==> run a <==
==> flow/design.v <==
`timescale 1ns/1ps
module SIMD(clk,rst,opcode,funct3,funct7,rd_data1,rd_data2,rd_data3,w_add,immed,instrc_add,wr_add,wr_data );
input clk;   
input rst;   
input [6:0] opcode;  
input [2:0] funct3;  
input [6:0] funct7;  
input [15:0] rd_data1;   
input [15:0] rd_data2;   
input [15:0] rd_data3;   
input [4:0] w_add;   
input [11:0] immed;  
output [6:0]instrc_add;
output [4:0] wr_add;     
output [15:0] wr_data;   
wire [1:0]mode;
reg [12:0]op;
wire [3:0]scr_r;
wire scr;
wire [2:0]op_r;
wire [1:0]mac_hl;
wire [15:0]sig_ex;
wire [6:0]n_instrc_add;
wire [1:0]alu_mode;
wire [12:0]alu_op;
wire alu_scr;
wire signed[15:0]source1;
wire [15:0]data2;
wire signed[15:0]source3;
wire [15:0]exsig_data;
wire signed[15:0]source2;
wire signed[7:0]source1_8_1;
wire signed[7:0]source1_8_2;
wire signed[7:0]source2_8_1;
wire signed[7:0]source2_8_2;
wire signed[7:0]source3_8_1;
wire signed[7:0]source3_8_2;
wire signed[3:0]source1_4_1;
wire signed[3:0]source1_4_2;
wire signed[3:0]source1_4_3;
wire signed[3:0]source1_4_4;
wire signed[3:0]source2_4_1;
wire signed[3:0]source2_4_2;
wire signed[3:0]source2_4_3;
wire signed[3:0]source2_4_4;
wire signed[3:0]source3_4_1;
wire signed[3:0]source3_4_2;
wire signed[3:0]source3_4_3;
wire signed[3:0]source3_4_4;
reg [15:0]result_reg;
reg [31:0]mul_reg;
reg[91:0] pip_reg;
reg [6:0] instrc_add;  
assign scr_r=opcode[3:0];
assign op_r=opcode[6:4];
assign mac_hl=funct7[1:0];
always @(posedge clk)
    begin
        if(!rst)
            instrc_add<=0;
        else
            instrc_add<=n_instrc_add;
    end
assign mode=(funct3==3'b001)? 2'b01:
            (funct3==3'b010)? 2'b10:
            (funct3==3'b100)? 2'b11:2'b00;
assign scr=(scr_r==4'b0011)? 1:0;
always @ (opcode or funct7 or mac_hl)
    begin
        case (opcode)
            7'b0111011:begin
                            case(funct7)
                                7'b0000000: op=13'b0000_0000_0000_1;  
                                7'b0100000: op=13'b0000_0000_0001_0;  
                                7'b1000001: op=13'b0000_0000_0010_0;  
                                7'b1000010: op=13'b0000_0000_0100_0;  
                                7'b0001000: op=13'b0000_0000_1000_0;  
                                7'b0010000: op=13'b0000_0001_0000_0;  
                                7'b0011000: op=13'b0000_0010_0000_0;  
                                7'b0110000: op=13'b0000_0100_0000_0;  
                                default:op=13'b0000_0000_0000_0;  
                            endcase
                        end
             7'b1001011:begin
                            case(mac_hl)
                                2'b01:op=13'b0000_1000_0000_0;  
                                2'b10:op=13'b0001_0000_0000_0;  
                                default:op=13'b0000_0000_0000_0;  
                            endcase
                        end
             7'b0100011:op=13'b0010_0000_0000_0;  
             7'b1100011:op=13'b0100_0000_0000_0;  
             7'b1010011:op=13'b1000_0000_0000_0;  
             default:op=13'b0000_0000_0000_0;  
        endcase                                   
    end
assign sig_ex={{4{immed[10]}},immed};
assign n_instrc_add=instrc_add+3'b100;
always @(posedge clk)
    begin
        if(!rst)
            pip_reg <=0;
        else
            begin
                pip_reg[1:0]<=mode;  
                pip_reg[14:2]<=op;  
                pip_reg[15]<=scr;  
                pip_reg[31:16]<= rd_data1;  
                pip_reg[47:32]<= rd_data2;  
                pip_reg[63:48]<= rd_data3;  
                pip_reg[68:64]<= w_add;  
                pip_reg[91:76]<= sig_ex; 
            end 
    end
assign alu_mode=pip_reg[1:0];
assign alu_op=pip_reg[14:2];
assign alu_scr=pip_reg[15];
assign source1=pip_reg[31:16];
assign data2=pip_reg[47:32];
assign source3=pip_reg[63:48];
assign wr_add=pip_reg[68:64];
assign exsig_data=pip_reg[91:76];
assign source2=(alu_scr==1'b0)? data2:exsig_data;
assign source1_8_1=source1[7:0];
assign source1_8_2=source1[15:8];
assign source2_8_1=source2[7:0];
assign source2_8_2=source2[15:8];
assign source3_8_1=source3[7:0];
assign source3_8_2=source3[15:8];
assign source1_4_1=source1[3:0];
assign source1_4_2=source1[7:4];
assign source1_4_3=source1[11:8];
assign source1_4_4=source1[15:12];
assign source2_4_1=source2[3:0];
assign source2_4_2=source2[7:4];
assign source2_4_3=source2[11:8];
assign source2_4_4=source2[15:12];
assign source3_4_1=source3[3:0];
assign source3_4_2=source3[7:4];
assign source3_4_3=source3[11:8];
assign source3_4_4=source3[15:12];
always @(alu_op or alu_mode or source1 or source2 or source3 or source1_8_1 or source1_8_2 or 
         source2_8_1 or source2_8_2 or source3_8_1 or source3_8_2 or source1_4_1 or source1_4_2 or
         source1_4_3 or source1_4_4 or source2_4_1 or source2_4_2 or source2_4_3 or source2_4_4 or
         source3_4_1 or source3_4_2 or source3_4_3 or source3_4_3 or source3_4_4)
    begin
        mul_reg=0;
        result_reg=0;
        case(alu_op)
           13'b0000_0000_0000_1:begin
                                    case(alu_mode)
                                        2'b01:result_reg=source1+source2;  
                                        2'b10:result_reg={source1_8_2+source2_8_2,source1_8_1+source2_8_1};  
                                        2'b11:result_reg={source1_4_4+source2_4_4,source1_4_3+source2_4_3,source1_4_2+source2_4_2,source1_4_1+source2_4_1};  
                                        default:result_reg=0;
                                    endcase
                                end
           13'b0000_0000_0001_0:begin
                                    case(alu_mode)
                                        2'b01:result_reg=source1-source2;  
                                        2'b10:result_reg={source1_8_2-source2_8_2,source1_8_1-source2_8_1};  
                                        2'b11:result_reg={source1_4_4-source2_4_4,source1_4_3-source2_4_3,source1_4_2-source2_4_2,source1_4_1-source2_4_1};  
                                        default:result_reg=0;                       
                                    endcase
                                end
           13'b0000_0000_0010_0:begin
                                    case(alu_mode)
                                        2'b01:begin
                                                mul_reg=source1*source2;  
                                                result_reg=mul_reg[15:0];  
                                              end
                                        2'b10:begin
                                                mul_reg[15:0]=source1_8_1*source2_8_1;  
                                                mul_reg[31:16]=source1_8_2*source2_8_2;
                                                result_reg={mul_reg[23:16],mul_reg[7:0]}; 
                                              end
                                        2'b11:begin
                                                mul_reg[7:0]=source1_4_1*source2_4_1;  
                                                mul_reg[15:8]=source1_4_2*source2_4_2;
                                                mul_reg[23:16]=source1_4_3*source2_4_3;
                                                mul_reg[31:24]=source1_4_4*source2_4_4;
                                                result_reg={mul_reg[27:24],mul_reg[19:16],mul_reg[11:8],mul_reg[3:0]}; 
                                              end
                                        default:begin
                                                    result_reg=0;
                                                    mul_reg=0;
                                                end
                                    endcase
                                end
           13'b0000_0000_0100_0:begin
                                    case(alu_mode)
                                        2'b01:begin 
                                                mul_reg=source1*source2;  
                                                result_reg=mul_reg[31:16];  
                                              end
                                        2'b10:begin
                                                mul_reg[15:0]=source1_8_1*source2_8_1;  
                                                mul_reg[31:16]=source1_8_2*source2_8_2;
                                                result_reg={mul_reg[31:24],mul_reg[15:8]}; 
                                              end
                                        2'b11:begin
                                                mul_reg[7:0]=source1_4_1*source2_4_1;  
                                                mul_reg[15:8]=source1_4_2*source2_4_2;
                                                mul_reg[23:16]=source1_4_3*source2_4_3;
                                                mul_reg[31:24]=source1_4_4*source2_4_4;
                                                result_reg={mul_reg[31:28],mul_reg[23:20],mul_reg[15:12],mul_reg[7:4]}; 
                                              end
                                        default:begin
                                                    result_reg=0;
                                                    mul_reg=0;
                                                end
                                    endcase
                                end
           13'b0000_0000_1000_0:result_reg=source1&source2;  
           13'b0000_0001_0000_0:result_reg=source1|source2;  
           13'b0000_0010_0000_0:result_reg=source1^source2;  
           13'b0000_0100_0000_0:result_reg=~source1;  
           13'b0000_1000_0000_0:begin
                                    case(alu_mode)
                                        2'b01:begin
                                                mul_reg=source1*source2+{{16{1'b0}},source3};  
                                                result_reg=mul_reg[15:0];  
                                              end
                                        2'b10:begin
                                                mul_reg[15:0]=source1_8_1*source2_8_1+{{8{1'b0}},source3_8_1};  
                                                mul_reg[31:16]=source1_8_2*source2_8_2+{{8{1'b0}},source3_8_2};
                                                result_reg={mul_reg[23:16],mul_reg[7:0]}; 
                                              end
                                        2'b11:begin
                                                mul_reg[7:0]=source1_4_1*source2_4_1+{{4{1'b0}},source3_4_1};  
                                                mul_reg[15:8]=source1_4_2*source2_4_2+{{4{1'b0}},source3_4_2};
                                                mul_reg[23:16]=source1_4_3*source2_4_3+{{4{1'b0}},source3_4_3};
                                                mul_reg[31:24]=source1_4_4*source2_4_4+{{4{1'b0}},source3_4_4};
                                                result_reg={mul_reg[27:24],mul_reg[19:16],mul_reg[11:8],mul_reg[3:0]}; 
                                              end
                                        default:begin
                                                    result_reg=0;
                                                    mul_reg=0;
                                                end
                                    endcase
                                end
           13'b0001_0000_0000_0:begin
                                    case(alu_mode)
                                        2'b01:begin
                                                mul_reg=source1*source2+{{16{1'b0}},source3};  
                                                result_reg=mul_reg[31:16];  
                                              end
                                        2'b10:begin
                                                mul_reg[15:0]=source1_8_1*source2_8_1+{{8{1'b0}},source3_8_1};  
                                                mul_reg[31:16]=source1_8_2*source2_8_2+{{8{1'b0}},source3_8_2};
                                                result_reg={mul_reg[31:24],mul_reg[15:8]}; 
                                              end
                                        2'b11:begin
                                                mul_reg[7:0]=source1_4_1*source2_4_1+{{4{1'b0}},source3_4_1};  
                                                mul_reg[15:8]=source1_4_2*source2_4_2+{{4{1'b0}},source3_4_2};
                                                mul_reg[23:16]=source1_4_3*source2_4_3+{{4{1'b0}},source3_4_3};
                                                mul_reg[31:24]=source1_4_4*source2_4_4+{{4{1'b0}},source3_4_4};
                                                result_reg={mul_reg[31:28],mul_reg[23:20],mul_reg[15:12],mul_reg[7:4]}; 
                                              end
                                        default:begin
                                                    result_reg=0;
                                                    mul_reg=0;
                                                end                                    
                                    endcase
                                end
           13'b0010_0000_0000_0:result_reg=(source1<<source2);  
           13'b0100_0000_0000_0:result_reg=(source1>>source2);  
           13'b1000_0000_0000_0:result_reg=(source1<<<source2);  
           default:result_reg=0;
        endcase
    end
assign wr_data=result_reg;
endmodule
==> flow/run.sh <==
#!/bin/bash
# the make line also repeats each setting of config.mk as NAME=value (left out here)
make -C /OpenROAD-flow-scripts/flow DESIGN_CONFIG=/design/flow/config.mk WORK_HOME=/design/flow/orfs CLKGATE_MAP_FILE= finish
==> flow/config.mk <==
export PLATFORM = sky130hd
export DESIGN_NAME = SIMD
export DESIGN_NICKNAME = SIMD
export VERILOG_FILES = /design/flow/design.v
export SDC_FILE = /design/flow/constraint.sdc
export NUM_CORES = 4
export LEC_CHECK = 0
export CAP_MARGIN = 20
export CORE_MARGIN = 2
export CORE_UTILIZATION = 58
export CTS_CLUSTER_DIAMETER = 353
export CTS_CLUSTER_SIZE = 98
export PLACE_DENSITY = 0.37
export SETUP_SLACK_MARGIN = 4.81
export SLEW_MARGIN = 20
export TNS_END_PERCENT = 15
==> flow/constraint.sdc <==
create_clock -name core_clock -period 16.0 [get_ports {clk}]
set_input_delay 3.2000 -clock core_clock [delete_from_list [all_inputs] [get_ports {clk}]]
set_output_delay 3.2000 -clock core_clock [all_outputs]
set_load 0.01 [all_outputs]
==> run b (differences from run a) <==
==> flow/config.mk (replaced) <==
export PLATFORM = sky130hd
export DESIGN_NAME = SIMD
export DESIGN_NICKNAME = SIMD
export VERILOG_FILES = /design/flow/design.v
export SDC_FILE = /design/flow/constraint.sdc
export NUM_CORES = 4
export LEC_CHECK = 0
export CAP_MARGIN = 20
export CORE_MARGIN = 2
export CORE_UTILIZATION = 40
export SETUP_SLACK_MARGIN = 0.94
export SLEW_MARGIN = 20
==> flow/constraint.sdc (replaced) <==
create_clock -name core_clock -period 10.6 [get_ports {clk}]
set_input_delay 2.1200 -clock core_clock [delete_from_list [all_inputs] [get_ports {clk}]]
set_output_delay 2.1200 -clock core_clock [all_outputs]
set_load 0.01 [all_outputs]
==> run c (differences from run a) <==
==> flow/config.mk (replaced) <==
export PLATFORM = sky130hd
export DESIGN_NAME = SIMD
export DESIGN_NICKNAME = SIMD
export VERILOG_FILES = /design/flow/design.v
export SDC_FILE = /design/flow/constraint.sdc
export NUM_CORES = 4
export LEC_CHECK = 0
export CAP_MARGIN = 20
export CORE_MARGIN = 2
export CORE_UTILIZATION = 20
export SLEW_MARGIN = 20
==> flow/constraint.sdc (replaced) <==
create_clock -name core_clock -period 10.6 [get_ports {clk}]
set_input_delay 2.1200 -clock core_clock [delete_from_list [all_inputs] [get_ports {clk}]]
set_output_delay 2.1200 -clock core_clock [all_outputs]
set_load 0.01 [all_outputs]
==> comparison table <==
	run c	run a	run b
Outcome	timing/DRC/antenna clean	timing/DRC/antenna clean	timing/DRC/antenna clean
Logic pwr share	0.812	0.831	0.831
Number of global-route vias before repair	30.7k	32.1k	30.0k
Static Leak	18.7 nW	18.6 nW	18.8 nW
Final worst clock skew	0.00240 ns	0.000321 ns	0.000154 ns
Well-Tap Cells	2189	756	1070
Number of buffer and inverter stages on the critical path	6	8	8
Delay of the slowest cell on the worst path	0.51 ns	0.61 ns	0.57 ns
Multi-Input Combinational	2739	2740	2739
Endpoint of the most critical setup path	wr_data[14]	wr_data[0]	wr_data[8]
Tightest Pin Transition	1.13 ns	1.37 ns	1.20 ns
OpenROAD warning count	72	75	73
Worst Setup Slack post-DPL	-0.0715 ns	3.21 ns	0.0677 ns

* * *

==> 07-09 <==
// SIMD: RTL as listed in full above, without the edits since
clock: 16.0 ns
lec_check: 0
cap_margin: 20
core_margin: 2
core_utilization: 32
slew_margin: 20
run.sh (not shown) runs the stock make flow with config.mk's settings and CLKGATE_MAP_FILE=.
==> 10-17: changes against 07-09 <==
- CORE_UTILIZATION: 32 -> 72
- CTS_CLUSTER_DIAMETER: unset -> 309
- CTS_CLUSTER_SIZE: unset -> 95
- PLACE_DENSITY: unset -> 0.4
==> flow/constraint.sdc (replaced) <==
create_clock -name core_clock -period 9.01 [get_ports {clk}]
set_input_delay 1.8020 -clock core_clock [delete_from_list [all_inputs] [get_ports {clk}]]
set_output_delay 1.8020 -clock core_clock [all_outputs]
set_load 0.01 [all_outputs]
==> 07-20: changes against 07-09 <==
- CORE_UTILIZATION: 32 -> 50
- TNS_END_PERCENT: unset -> 5
==> flow/constraint.sdc (replaced) <==
create_clock -name core_clock -period 5.68 [get_ports {clk}]
set_input_delay 1.1360 -clock core_clock [delete_from_list [all_inputs] [get_ports {clk}]]
set_output_delay 1.1360 -clock core_clock [all_outputs]
set_load 0.01 [all_outputs]
==> 07-03: changes against 07-09 <==
- CORE_ASPECT_RATIO: unset -> 1.47
- CORE_UTILIZATION: 32 -> 54
- GPL_ROUTABILITY_DRIVEN: unset -> 0
==> flow/constraint.sdc (replaced) <==
create_clock -name core_clock -period 10.6 [get_ports {clk}]
set_input_delay 2.1200 -clock core_clock [delete_from_list [all_inputs] [get_ports {clk}]]
set_output_delay 2.1200 -clock core_clock [all_outputs]
set_load 0.01 [all_outputs]
==> comparison <==
- 07-20 produced a layout that fails on setup timing. 07-03 finished with timing, DRC and antenna clean. 10-17 stopped in global routing. 07-09 went through all stages and came out clean.
- Of 07-03 and 07-09, 07-09 has the higher register-to-register slack (gap 5.4 ns).
- The highest first-iteration DRC count belongs to 07-20, the lowest to 07-09.
- Non-clock buffer count: 07-20 is higher than 07-09 (907).
- The highest final cell count belongs to 07-20, the lowest to 07-03.
- Worst setup slack: 07-20 < 07-03 < 07-09.
- Against 07-20, the total power of 07-03 is lower by 57%.
- Against 07-03, the sequential power of 07-09 is lower by 36%.

* * *

==> try-cedar <==
Starts from the design.v that is shown in full above.
Settings: LEC_CHECK=0, CAP_MARGIN=20, CORE_MARGIN=2, CORE_UTILIZATION=72, CTS_CLUSTER_SIZE=43, PLACE_DENSITY_LB_ADDON=0.0, SETUP_SLACK_MARGIN=1.35, SLEW_MARGIN=20; clock period 11.0 ns.
==> try-maple (differences from try-cedar) <==
- CORE_UTILIZATION: 72 -> 40
- CTS_CLUSTER_SIZE: 43 -> unset
- PLACE_DENSITY_LB_ADDON: 0.0 -> unset
- SETUP_SLACK_MARGIN: 1.35 -> unset
==> flow/constraint.sdc (replaced) <==
create_clock -name core_clock -period 11.3 [get_ports {clk}]
set_input_delay 2.2600 -clock core_clock [delete_from_list [all_inputs] [get_ports {clk}]]
set_output_delay 2.2600 -clock core_clock [all_outputs]
set_load 0.01 [all_outputs]
==> try-garnet (differences from try-cedar) <==
- CTS_CLUSTER_DIAMETER: unset -> 353
- CTS_CLUSTER_SIZE: 43 -> 98
- PLACE_DENSITY: unset -> 0.42
- PLACE_DENSITY_LB_ADDON: 0.0 -> unset
- SETUP_SLACK_MARGIN: 1.35 -> unset
- TNS_END_PERCENT: unset -> 20
==> flow/constraint.sdc (replaced) <==
create_clock -name core_clock -period 16.0 [get_ports {clk}]
set_input_delay 3.2000 -clock core_clock [delete_from_list [all_inputs] [get_ports {clk}]]
set_output_delay 3.2000 -clock core_clock [all_outputs]
set_load 0.01 [all_outputs]
==> results <==
Crit path DAT: try-garnet 10.21 ns; try-cedar -; try-maple 8.84 ns
Register area: try-garnet 1720 um2; try-cedar -; try-maple 1720 um2
Power density relative to cell area: try-garnet 69.6 nW/um2; try-cedar -; try-maple 95.0 nW/um2
Worst min-delay path endpoint: try-garnet instrc_add[2]$_SDFF_PN0_; try-cedar -; try-maple instrc_add[2]$_SDFF_PN0_
Reported combinational group power: try-garnet 2.01 mW; try-cedar -; try-maple 2.79 mW
Internal cell power: try-garnet 1.06 mW; try-cedar -; try-maple 1.53 mW
Met3 wire length: try-garnet 20.6 mm; try-cedar -; try-maple 12.6 mm
Measured slew at the worst slew-check pin: try-garnet 1.36 ns; try-cedar -; try-maple 1.13 ns
Worst-path maximum fanout: try-garnet 28; try-cedar -; try-maple 9
Clock group power: try-garnet 0.203 mW; try-cedar -; try-maple 0.322 mW
Share of power burned in registers: try-garnet 9.6%; try-cedar -; try-maple 9.8%
Top power consumer group: try-garnet combinational logic; try-cedar -; try-maple combinational logic
Detail Route met2 WL: try-garnet 52.7 mm; try-cedar -; try-maple 57.0 mm
Portion of the clock cycle consumed by the worst path in the final layout: try-garnet 83.8%; try-cedar -; try-maple 98.2%
Routed vias/inst: try-garnet 6.79; try-cedar -; try-maple 5.64
Max stage delay cell, worst path: try-garnet clkinv_1; try-cedar -; try-maple dfxtp_1
Combinational share of cell area: try-garnet 77.8%; try-cedar -; try-maple 75.6%
Outcome: try-garnet timing/DRC/antenna clean; try-cedar aborted with a tool error; try-maple timing/DRC/antenna clean
Stage where the flow stopped: try-garnet -; try-cedar 5_1_grt; try-maple -
Number of endpoints with negative hold slack in the final report: try-garnet 0; try-cedar -; try-maple 0
WHS Path Cells: try-garnet 1; try-cedar -; try-maple 1
First-pass detailed-route iteration total: try-garnet 13; try-cedar -; try-maple 6
Residual DRC count: try-garnet 0; try-cedar -; try-maple 0
Post-Layout Inst Area: try-garnet 35,200 um2; try-cedar -; try-maple 36,300 um2
Power is estimated from default activity; no workload was simulated.
